## run A
// CLOCK_TOP
module CLOCK_TOP( 
	   SEG0, SEG1, SEG2, SEG3, SEG4, SEG5, SEG6, SEG7, LED, BUZ_OUT,
	   CLK50M, KEY1, KEY2, KEY3, SW0, SW1, SW2, SW3, SW4, SW5, KNOCK,
	   SENSOR, ROT_A, ROT_B
	   );
For scale: ~310 flip-flops, about 89 I/O pins.
==> flow/config.mk <==
export PLATFORM = sky130hd
export DESIGN_NAME = CLOCK_TOP
export DESIGN_NICKNAME = CLOCK_TOP
export VERILOG_FILES = /design/flow/design.v
export SDC_FILE = /design/flow/constraint.sdc
export NUM_CORES = 4
export LEC_CHECK = 0
export CAP_MARGIN = 20
export CELL_PAD_IN_SITES_DETAIL_PLACEMENT = 1
export CORE_ASPECT_RATIO = 1.02
export CORE_MARGIN = 9
export CORE_UTILIZATION = 34
export CTS_CLUSTER_SIZE = 62
export GPL_ROUTABILITY_DRIVEN = 0
export MAX_ROUTING_LAYER = met4
export PLACE_DENSITY = 0.82
export SETUP_SLACK_MARGIN = 0.53
export SLEW_MARGIN = 20
export TNS_END_PERCENT = 50
==> flow/constraint.sdc <==
create_clock -name core_clock -period 11.7 [get_ports {CLK50M}]
set_input_delay 2.3400 -clock core_clock [delete_from_list [all_inputs] [get_ports {CLK50M}]]
set_output_delay 2.3400 -clock core_clock [all_outputs]
set_load 0.01 [all_outputs]
run.sh (not shown) runs the stock make flow with config.mk's settings and CLKGATE_MAP_FILE=.
The following lists how run B was set up differently from run A:
Settings: swapping 9 for 2 in CORE_MARGIN; clearing PLACE_DENSITY, which used to be 0.82; clearing SETUP_SLACK_MARGIN, which used to be 0.53; clearing CELL_PAD_IN_SITES_DETAIL_PLACEMENT, which used to be 1; swapping 34 for 61 in CORE_UTILIZATION; clearing MAX_ROUTING_LAYER, which used to be met4; clearing GPL_ROUTABILITY_DRIVEN, which used to be 0; clearing TNS_END_PERCENT, which used to be 50; clearing CTS_CLUSTER_SIZE, which used to be 62; clearing CORE_ASPECT_RATIO, which used to be 1.02; swapping 11.7 for 8.72 in the clock period (ns, I/O delays scaled along).
Notes after the runs:
Going from run A to run B, total power rose by about 30%, fraction of area in clock buffers and inverters lost 0.23 points, power share of the sequential group climbed 1.9 points, final cell area excluding filler cells went down.
Run comparison: run A library cell contributing the largest single delay on the critical path dfrtp_4; run B library cell contributing the largest single delay on the critical path mux2i_1
Looking at cell count after placement, run B sits 312 lower than run A does.
When run B is set beside run A, its insertion delay of the later-clocked pin in the worst-skew pair turns out to be 0.05 ns smaller.
Compared with run A, in run B die size moved down; number of standard cells in the layout, taps in and fillers out saw a decrease; final core utilization higher.
Lower post-layout worst setup margin among run A and run B: run B
Input-level comparison between run C and run B:
Settings: swapping 61 for 34 in CORE_UTILIZATION; putting CORE_ASPECT_RATIO at 1.02 where nothing was set; swapping 8.72 for 20.0 in the clock period (ns, I/O delays scaled along).
- Higher switching share of power among run B and run C: run C
- The global-route usage number comes out lower for run C vs run B.
- Against run B, run C reports a global routing met3 resource utilization that is lower.
Input changes introduced in run D (baseline for comparison: run C):
Settings: a change of CORE_UTILIZATION from 34 to 9; a deleted CORE_ASPECT_RATIO that had been 1.02; a change of the clock period (ns, I/O delays scaled along) from 20.0 to 30.1.
--- outcome ---
No run among run C and run D stopped early or left any final violation; all are clean. For run D, the critical path capture point was SEG4[1], unlike run C, where it was SEG3[3]. Routed wire length, run D and run C: higher on run D. The higher filler cell count in the final layout of run D and run C is in run D. First-pass GRT wire length was higher in the run labelled run D. Taking run C as the reference point, the flip-flop and latch share of the layout cell area of run D falls by 3.5 points. The setup slack of run D is larger than that of run C. Area: run D vs run C -> run D larger.
[inputs] run E vs run D
Settings: a change of CORE_UTILIZATION from 9 to 40; an added SETUP_SLACK_MARGIN of 1.02; a change of the clock period (ns, I/O delays scaled along) from 30.1 to 8.31.
Results
- The final reports for run E and run D show net switching power higher in the former.
- Run E went all the way through the flow, and no timing, DRC or antenna check failed.
- Run D → run E: non-clock buffering overhead in the final layout picked up an extra 0.43 points; first-pass GRT wire length now smaller.
- Cell area: higher on run D
- Global-route usage over all layers ended up 14 points higher on run E than on run D.
- Full die area: run D and run E compared, lower one is run E
- Run E ends up with a worst slack on hold paths that is 0.015 ns higher than in run D.
Power is estimated from default activity; no workload was simulated.
